## top
module top(
    input logic         clk,
    input logic         SW,          
    input logic [63:0]  pattern,     
    output logic        _48b         
);
    logic [127:0] grid;
    logic [127:0] initial_pattern;
    logic step_game;
    logic reset;
    logic [23:0] shift_reg;
    logic shift;
    logic ws2812b_out;
    logic [5:0] pixel;
    logic load_sreg;
    logic transmit_pixel;
    logic [4:0] frame;
    logic [4:0] last_frame;
    localparam [23:0] OFF     = 24'h000000;
    localparam [23:0] RED     = 24'h00FF00;
    localparam [23:0] GREEN   = 24'hFF0000;
    localparam [23:0] BLUE    = 24'h0000FF;
    genvar gi;
    generate
        for (gi = 0; gi < 64; gi++) begin : g_init
            assign initial_pattern[2*gi +: 2] = pattern[gi] ? 2'b11 : 2'b00;
        end
    endgenerate
    assign reset = ~SW;
    rules u3 (
        .clk(clk),
        .reset(reset),
        .step(step_game),
        .initial_pattern(initial_pattern),
        .grid(grid)  
    );
    ws2812b u4 (
        .clk            (clk),
        .reset          (reset),
        .serial_in      (shift_reg[23]),
        .transmit       (transmit_pixel),
        .ws2812b_out    (ws2812b_out),
        .shift          (shift)
    );
    controller u5 (
        .clk            (clk),
        .reset          (reset),
        .load_sreg      (load_sreg),
        .transmit_pixel (transmit_pixel),
        .pixel          (pixel),
        .frame          (frame)
    );
    always_ff @(posedge clk) begin
        if (reset)
            last_frame <= 5'd0;
        else
            last_frame <= frame;
    end
    assign step_game = (frame != last_frame);  
    always_ff @(posedge clk) begin
  ...
For scale: about 5,300 cells after synthesis, ~210 flip-flops, ~0.042 sq mm of cells after synthesis.
make LEC_CHECK=0 ABC_AREA=0 CAP_MARGIN=10 CELL_PAD_IN_SITES_DETAIL_PLACEMENT=1 CELL_PAD_IN_SITES_GLOBAL_PLACEMENT=3 CORE_ASPECT_RATIO=1.12 CORE_MARGIN=3 CORE_UTILIZATION=39 CTS_CLUSTER_SIZE=75 GPL_ROUTABILITY_DRIVEN=0 GPL_TIMING_DRIVEN=1 HOLD_SLACK_MARGIN=0.18 MIN_ROUTING_LAYER=met1 PLACE_DENSITY=0.72 SETUP_SLACK_MARGIN=1.57 SLEW_MARGIN=20 TNS_END_PERCENT=95 finish   # period 9.63 ns
run.sh (not shown) runs the stock make flow with config.mk's settings and CLKGATE_MAP_FILE=.
The starting point passed the timing, DRC and antenna checks.
Then changed:
CAP_MARGIN = 20   (was 10)
CELL_PAD_IN_SITES_DETAIL_PLACEMENT = unset   (was 1)
CELL_PAD_IN_SITES_GLOBAL_PLACEMENT = unset   (was 3)
CORE_MARGIN = 2   (was 3)
CORE_UTILIZATION = 71   (was 39)
CTS_CLUSTER_SIZE = 34   (was 75)
GPL_ROUTABILITY_DRIVEN = unset   (was 0)
HOLD_SLACK_MARGIN = unset   (was 0.18)
MIN_ROUTING_LAYER = unset   (was met1)
PLACE_DENSITY = 0.64   (was 0.72)
SETUP_SLACK_MARGIN = unset   (was 1.57)
TNS_END_PERCENT = 30   (was 95)
clock period = 5.0 ns   (was 9.63 ns; I/O delays follow)
- The new run reached the layout checks and failed them: negative setup slack
- sequential cell count does not change
- critical path depth drops by 5
- setup slack gets worse by 2900 ps
- sequential share of layout area drops by 0.93 points
Then changed:
ABC_AREA = 1   (was 0)
CORE_UTILIZATION = 72   (was 71)
CTS_CLUSTER_SIZE = 14   (was 34)
PLACE_DENSITY = unset   (was 0.64)
PLACE_DENSITY_LB_ADDON = 0.28   (was unset)
SETUP_SLACK_MARGIN = 0.37   (was unset)
clock period = 2.69 ns   (was 5.0 ns; I/O delays follow)
Now the flow failed in 4_1_cts.
Die area shrinks by 1.8%.
Synthesized area shrinks by 0.42%.
Synthesized cell count grows by 44%.
Then changed:
CORE_ASPECT_RATIO = unset   (was 1.12)
CTS_CLUSTER_DIAMETER = 396   (was unset)
CTS_CLUSTER_SIZE = 15   (was 14)
GPL_TIMING_DRIVEN = unset   (was 1)
PLACE_DENSITY_LB_ADDON = unset   (was 0.28)
SETUP_SLACK_MARGIN = -0.32   (was 0.37)
TNS_END_PERCENT = unset   (was 30)
clock period = 5.36 ns   (was 2.69 ns; I/O delays follow)
With this change the flow completed without violations.
Die size is about the same.
Synthesized cell count does not change.
Synthesized area is unchanged.


## exp/willow
The RTL this note starts from:
==> flow/design.v <==
module controller (
    input logic clk,
    input logic reset,
    output logic load_sreg,
    output logic transmit_pixel,
    output logic [5:0] pixel,
    output logic [4:0] frame
);
    localparam TRANSMIT_FRAME       = 1'b0;
    localparam IDLE                 = 1'b1;
    localparam [2:0] READ_CH_VALS   = 3'b001;
    localparam [2:0] LOAD_SREG      = 3'b010;
    localparam [2:0] TRANSMIT_PIXEL = 3'b100;
    localparam [8:0] TRANSMIT_CYCLES    = 9'd360;        
    localparam [22:0] IDLE_CYCLES       = 23'd2400;
    logic state;
    logic next_state;
    logic [2:0] transmit_phase;
    logic [2:0] next_transmit_phase;
    logic [5:0] pixel_counter;
    logic [4:0] frame_counter;
    logic [8:0] transmit_counter;
    logic [22:0] idle_counter;
    logic transmit_pixel_done;
    logic idle_done;
    assign transmit_pixel_done = (transmit_counter == TRANSMIT_CYCLES - 1);
    assign idle_done = (idle_counter == IDLE_CYCLES - 1);
    always_ff @(posedge clk) begin
        if (reset) begin
            state <= TRANSMIT_FRAME;
            transmit_phase <= READ_CH_VALS;
        end
        else begin
            state <= next_state;
            transmit_phase <= next_transmit_phase;
        end
    end
    always_comb begin
        next_state = state;
        case (state)
            TRANSMIT_FRAME:
                if ((pixel_counter == 6'd63) && (transmit_pixel_done))
                    next_state = IDLE;
                else
                    next_state = TRANSMIT_FRAME;
            IDLE:
                if (idle_done)
                    next_state = TRANSMIT_FRAME;
                else
                    next_state = IDLE;
        endcase
    end
    always_comb begin
        next_transmit_phase = READ_CH_VALS;
        if (state == TRANSMIT_FRAME) begin
            case (transmit_phase)
                READ_CH_VALS:
                    next_transmit_phase = LOAD_SREG;
                LOAD_SREG:
                    next_transmit_phase = TRANSMIT_PIXEL;
                TRANSMIT_PIXEL:
                    next_transmit_phase = transmit_pixel_done ? READ_CH_VALS : TRANSMIT_PIXEL;
                default: ;
            endcase
        end
    end
    always_ff @(posedge clk) begin
        if (reset) begin
            pixel_counter <= 6'd0;
        end
        else if ((state == TRANSMIT_FRAME) && transmit_pixel_done) begin
            pixel_counter <= pixel_counter + 1;
        end
    end
    always_ff @(posedge clk) begin
        if (reset) begin
            frame_counter <= 5'd0;
        end
        else if (idle_done) begin
            frame_counter <= frame_counter + 1;
        end
    end
    always_ff @(posedge clk) begin
        if (reset) begin
            transmit_counter <= 9'd0;
        end
        else if (transmit_phase == TRANSMIT_PIXEL) begin
            transmit_counter <= transmit_counter + 1;
        end
        else begin
            transmit_counter <= 9'd0;
        end
    end
    always_ff @(posedge clk) begin
        if (reset) begin
            idle_counter <= 23'd0;
        end
        else if (state == IDLE) begin
            idle_counter <= idle_counter + 1;
        end
        else begin
            idle_counter <= 23'd0;
        end
    end
    assign pixel = pixel_counter;
    assign frame = frame_counter;
    assign load_sreg = (transmit_phase == LOAD_SREG);
    assign transmit_pixel = (transmit_phase == TRANSMIT_PIXEL);
endmodule
module ws2812b(
    input logic clk,
    input logic reset,
    input logic serial_in,
    input logic transmit,
    output logic ws2812b_out,
    output logic shift
);
    localparam IDLE = 1'b0;
    localparam TRANSMITTING = 1'b1;
    localparam T0_CYCLE_COUNT = 4'd5;
    localparam T1_CYCLE_COUNT = 4'd10;
    localparam MAX_CYCLE_COUNT = 4'd15;
    logic state;
    logic [3:0] cycle_count;
    logic bit_being_sent;
    always_ff @(posedge clk) begin
        if (reset) begin
            state <= IDLE;
            cycle_count <= 4'd0;
            bit_being_sent <= 1'b0;
        end
        else begin
            case (state)
                IDLE:
                    if (transmit == 1'b1) begin
                        state <= TRANSMITTING;
                        cycle_count <= 4'd0;
                        bit_being_sent <= serial_in;
                    end
                TRANSMITTING:
                    if (transmit == 1'b0) begin
                        state <= IDLE;
                    end
                    else if (cycle_count == MAX_CYCLE_COUNT - 1) begin
                        cycle_count <= 4'd0;
                        bit_being_sent <= serial_in;
                    end
                    else begin
                        cycle_count <= cycle_count + 1;
                    end
                default:
                    state <= IDLE;
            endcase
        end
    end
    always_comb begin
        if (state == TRANSMITTING)
            if (bit_being_sent == 1'b0)
                ws2812b_out = (cycle_count < T0_CYCLE_COUNT);
            else
                ws2812b_out = (cycle_count < T1_CYCLE_COUNT);
        else
            ws2812b_out = 1'b0;
    end
    assign shift = (state == TRANSMITTING) && (cycle_count == 4'd0);
endmodule
module rules (
    input logic clk,
    input logic reset,
    input logic step,            
    input logic [127:0] initial_pattern,
    output logic [127:0] grid    
);
    logic [127:0] next_grid;
    always_ff @(posedge clk) begin
        if (reset) begin
            grid <= initial_pattern;
        end
        else if (step) begin
            grid <= next_grid;
        end
    end
    function automatic int neighbors(input int row, input int col, input logic [127:0] g);
        int living;
        int r, c, nr, nc, idx;
        living = 0;
            for (nr = -1; nr <= 1; nr++) begin  
                for (nc = -1; nc <= 1; nc++) begin  
                    if (!(nr == 0 && nc == 0)) begin  
                        r = (row + nr + 8) % 8;  
                        c = (col + nc + 8) % 8;  
                        idx = r * 8 + c;  
                        if (g[2*idx +: 2] == 2'b11) living++;  
                    end
                end
            end
        neighbors =  living;  
    endfunction
generate;
    genvar ir, ic;
    for (ir=0; ir<8; ir++) begin  
        for (ic=0; ic<8; ic++) begin  
            localparam int index = ir * 8 + ic;  
            int living_neighbors;
            always_comb begin
                living_neighbors = neighbors(ir, ic, grid); 
                if (grid[2*index +: 2] == 2'b11) begin  
                    if (living_neighbors == 2 || living_neighbors==3) begin
                        next_grid[2*index +: 2] = 2'b11;
                    end
                    else begin
                        next_grid[2*index +: 2] = 2'b01;
                    end
                end
                else if (grid[2*index +: 2] == 2'b01) begin  
                    if (living_neighbors == 3) begin
                        next_grid[2*index +: 2] = 2'b11;
                    end
                    else begin
                        next_grid[2*index +: 2] = 2'b10;
                    end
                end
                else if (grid[2*index +: 2] == 2'b10) begin  
                    if (living_neighbors == 3) begin
                        next_grid[2*index +: 2] = 2'b11;
                    end
                    else begin
                        next_grid[2*index +: 2] = 2'b00;
                    end
                end
                else  begin  
                    if (living_neighbors == 3) begin
                        next_grid[2*index +: 2] = 2'b11;
                    end
                    else begin
                        next_grid[2*index +: 2] = 2'b00;
                    end
                end
            end
        end
    end
endgenerate
endmodule
module top(
    input logic         clk,
    input logic         SW,          
    input logic [63:0]  pattern,     
    output logic        _48b         
);
    logic [127:0] grid;
    logic [127:0] initial_pattern;
    logic step_game;
    logic reset;
    logic [23:0] shift_reg;
    logic shift;
    logic ws2812b_out;
    logic [5:0] pixel;
    logic load_sreg;
    logic transmit_pixel;
    logic [4:0] frame;
    logic [4:0] last_frame;
    localparam [23:0] OFF     = 24'h000000;
    localparam [23:0] RED     = 24'h00FF00;
    localparam [23:0] GREEN   = 24'hFF0000;
    localparam [23:0] BLUE    = 24'h0000FF;
    genvar gi;
    generate
        for (gi = 0; gi < 64; gi++) begin : g_init
            assign initial_pattern[2*gi +: 2] = pattern[gi] ? 2'b11 : 2'b00;
        end
    endgenerate
    assign reset = ~SW;
    rules u3 (
        .clk(clk),
        .reset(reset),
        .step(step_game),
        .initial_pattern(initial_pattern),
        .grid(grid)  
    );
    ws2812b u4 (
        .clk            (clk),
        .reset          (reset),
        .serial_in      (shift_reg[23]),
        .transmit       (transmit_pixel),
        .ws2812b_out    (ws2812b_out),
        .shift          (shift)
    );
    controller u5 (
        .clk            (clk),
        .reset          (reset),
        .load_sreg      (load_sreg),
        .transmit_pixel (transmit_pixel),
        .pixel          (pixel),
        .frame          (frame)
    );
    always_ff @(posedge clk) begin
        if (reset)
            last_frame <= 5'd0;
        else
            last_frame <= frame;
    end
    assign step_game = (frame != last_frame);  
    always_ff @(posedge clk) begin
        if (reset) begin
            shift_reg <= OFF;
        end
        else if (load_sreg) begin
            if (grid[2*pixel +: 2] == 2'b11) begin  
                shift_reg <= GREEN;
            end
            else if (grid[2*pixel +: 2] == 2'b01) begin  
                shift_reg <= BLUE;
            end
            else if (grid[2*pixel +: 2] == 2'b10) begin  
                shift_reg <= RED;
            end
            else begin  
                shift_reg <= OFF;
            end
        end
        else if (shift) begin
            shift_reg <= { shift_reg[22:0], 1'b0 };
        end
    end
    assign _48b = ws2812b_out;
endmodule
make LEC_CHECK=0 CAP_MARGIN=0 CORE_MARGIN=2 CORE_UTILIZATION=72 MAX_ROUTING_LAYER=met4 PLACE_DENSITY=0.66 SETUP_SLACK_MARGIN=0.48 SLEW_MARGIN=20 finish   # period 4.83 ns
exp/willow | ERROR | 5_1_grt
The following lists how exp/tundra was set up differently from exp/willow:
==> flow/config.mk <==
export PLATFORM = sky130hd
export DESIGN_NAME = top
export DESIGN_NICKNAME = top
export VERILOG_FILES = /design/flow/design.v
export SDC_FILE = /design/flow/constraint.sdc
export NUM_CORES = 4
export LEC_CHECK = 0
export CAP_MARGIN = 20
export CORE_MARGIN = 2
export CORE_UTILIZATION = 71
export CTS_CLUSTER_SIZE = 54
export SLEW_MARGIN = 20
==> flow/constraint.sdc <==
create_clock -name core_clock -period 7.82 [get_ports {clk}]
set_input_delay 1.5640 -clock core_clock [delete_from_list [all_inputs] [get_ports {clk}]]
set_output_delay 1.5640 -clock core_clock [all_outputs]
set_load 0.01 [all_outputs]
## What came out
- The final layout from exp/tundra, which completed every stage, passed the timing, DRC and antenna checks at the end of the flow.
- Compared with exp/willow, exp/tundra shows placeable core area higher by about 1.7%.
- Comparing exp/willow against exp/tundra, there is no change at all in share of synthesized registers carrying an async set or reset.
- The synthesized area of exp/tundra and that of exp/willow are within noise of each other.
- Diff exp/willow -> exp/tundra: pre-placement core utilization decreased 1.2 points; number of buffers inserted by post-CTS setup repair decreased 213; area of the die increased 830 sq um.
- From exp/willow to exp/tundra, number of standard cells reported by yosys did not move at all.
- exp/tundra ends up with higher count of standard-cell rows than exp/willow does.
What exp/pepper does differently from exp/tundra at the input level:
diff --git a/flow/config.mk b/flow/config.mk
--- a/flow/config.mk
+++ b/flow/config.mk
@@ -9,4 +9,3 @@
 export CORE_MARGIN = 2
-export CORE_UTILIZATION = 71
-export CTS_CLUSTER_SIZE = 54
+export CORE_UTILIZATION = 40
 export SLEW_MARGIN = 20
==> flow/constraint.sdc <==
create_clock -name core_clock -period 6.7 [get_ports {clk}]
set_input_delay 1.3400 -clock core_clock [delete_from_list [all_inputs] [get_ports {clk}]]
set_output_delay 1.3400 -clock core_clock [all_outputs]
set_load 0.01 [all_outputs]
--- outcome ---
Changes observed in exp/pepper relative to exp/tundra: net count of the finished layout saw an increase; hold slack higher; setup slack shows a reduction of 490 ps.


## job 7559
// top: RTL as listed in full above, without the edits since
clock: 6.8 ns
lec_check: 0
abc_area: 1
cap_margin: 10
cell_pad_in_sites_detail_placement: 1
core_aspect_ratio: 1.12
core_margin: 9
core_utilization: 51
cts_cluster_size: 34
gpl_timing_driven: 0
min_routing_layer: met2
place_density: 0.72
setup_slack_margin: 1.57
slew_margin: 20
tns_end_percent: 25
Job 7559 did not finish; a tool error ended it in global routing.
Input-level comparison between job 9489 and job 7559:
- CORE_UTILIZATION now 68, was 51
- MIN_ROUTING_LAYER no longer set, was met2
- GPL_TIMING_DRIVEN no longer set, was 0
- SETUP_SLACK_MARGIN now -0.3, was 1.57
- CTS_CLUSTER_SIZE no longer set, was 34
- TNS_END_PERCENT no longer set, was 25
- CORE_MARGIN now 2, was 9
- CELL_PAD_IN_SITES_DETAIL_PLACEMENT no longer set, was 1
- CAP_MARGIN now 20, was 10
- CORE_ASPECT_RATIO no longer set, was 1.12
- ABC_AREA no longer set, was 1
- PLACE_DENSITY no longer set, was 0.72
- the clock period (ns, I/O delays scaled along) now 4.42, was 6.8
==> results <==
[job 9489] flow finished | final checks: failed | reasons: max-capacitance violations, max-slew violations, negative setup slack
FAIL job 7559 @ global routing: tool exited with error
Cmp job 9489 vs job 7559: synthesized-area fraction occupied by xor and xnor cells higher in job 9489
Job 9489 vs job 7559 — synthesized-area fraction occupied by ao, oa, aoi and oai cells rose 10 points.
Re cell total in the yosys stat output: job 7559 and job 9489 aren't equal, and the lower value belongs to job 9489.
Job 9489 vs. job 7559: synthesized netlist net count now smaller; die area now sits lower; fraction of the core area occupied by cells at floorplan +17 points; area fraction in full adders, half adders and majority gates neither gained nor lost much.
Compared with job 7559, job 9489 shows number of cells after detailed placement lower by 1987.
Job 9489 vs job 7559: half-perimeter wire length of the detailed placement result down in job 9489
Netlist area before placement came out higher on job 9489 than on job 7559.
Modified inputs, job 5873 compared to job 9489
- SETUP_SLACK_MARGIN changed from -0.3 to 2.26
- CORE_UTILIZATION changed from 68 to 66
- CTS_CLUSTER_SIZE newly set to 54
- the clock period (ns, I/O delays scaled along) changed from 4.42 to 7.82
==> results <==
Job 5873 has completed all stages; timing, DRC and antenna checks passed.
The count of plain and timing-repair buffers of job 5873 is lower than that of job 9489.
Via count of the first global-routing pass: higher on job 9489
Average detailed-routed wire length per instance (job 5873 / job 9489): 0.80
Count of maximum capacitance violations for job 5873: 1 down relative to job 9489
Relative to job 9489, the minimum clock period of job 5873 is lower by 60 ps.
On multi-input combinational cell count, job 5873 tracks job 9489 almost exactly.
Compared to job 9489, job 5873 shows a wider setup margin.
Modified inputs, job 1273 compared to job 5873
- a change of CAP_MARGIN from 20 to 5
- an added PLACE_DENSITY of 0.65
- a deleted SETUP_SLACK_MARGIN that had been 2.26
- a change of CTS_CLUSTER_SIZE from 54 to 35
- a change of CORE_UTILIZATION from 66 to 72
- a change of the clock period (ns, I/O delays scaled along) from 7.82 to 4.66
## What came out
- As the logs show, job 1273 stopped at global routing after a tool error, so it never reached the end of the flow.
- Between job 5873 and job 1273, initial standard-cell utilization of the core is higher for job 1273, job 5873 comes in under that.
- On number of buffers inserted during clock tree synthesis: between job 5873 and job 1273, it ends up higher for job 5873.
- Row pre-CTS setup slack: job 1273 lower / job 5873 higher
- In the reports for job 5873 and job 1273, the smaller count of placed standard cells including taps belongs to job 5873.
- Relative to job 5873, number of instances resized during post-cts repair has gone up in job 1273.
- Die size: job 1273 is under job 5873
#### Input delta (job 8987 over job 1273)
- swapping 5 for 20 in CAP_MARGIN
- clearing CTS_CLUSTER_SIZE, which used to be 35
- clearing PLACE_DENSITY, which used to be 0.65
- swapping 4.66 for 6.7 in the clock period (ns, I/O delays scaled along)
Results
Job 8987 has completed all stages; timing, DRC and antenna checks passed. Between job 8987 and job 1273, the combined area of all synthesized cells does not differ in any meaningful way. For number of cells in the design after placement, dividing the value from job 8987 by the value from job 1273 gives 0.941. Job 8987 against job 1273: synthesis area per yosys held, number of instances resized during post-cts repair went down 133. Job 1273 → job 8987: total die size flat; HPWL after detailed placement down about 9%; vertical die dimension flat. The buffer count from post-CTS setup fixing number comes out lower for job 8987 vs job 1273. Summary — area of placed instances, job 8987 relative to job 1273: lower, by 0.0046 mm². Final weighted congestion in routability-driven placement of job 8987 falls short of that of job 1273 slightly.
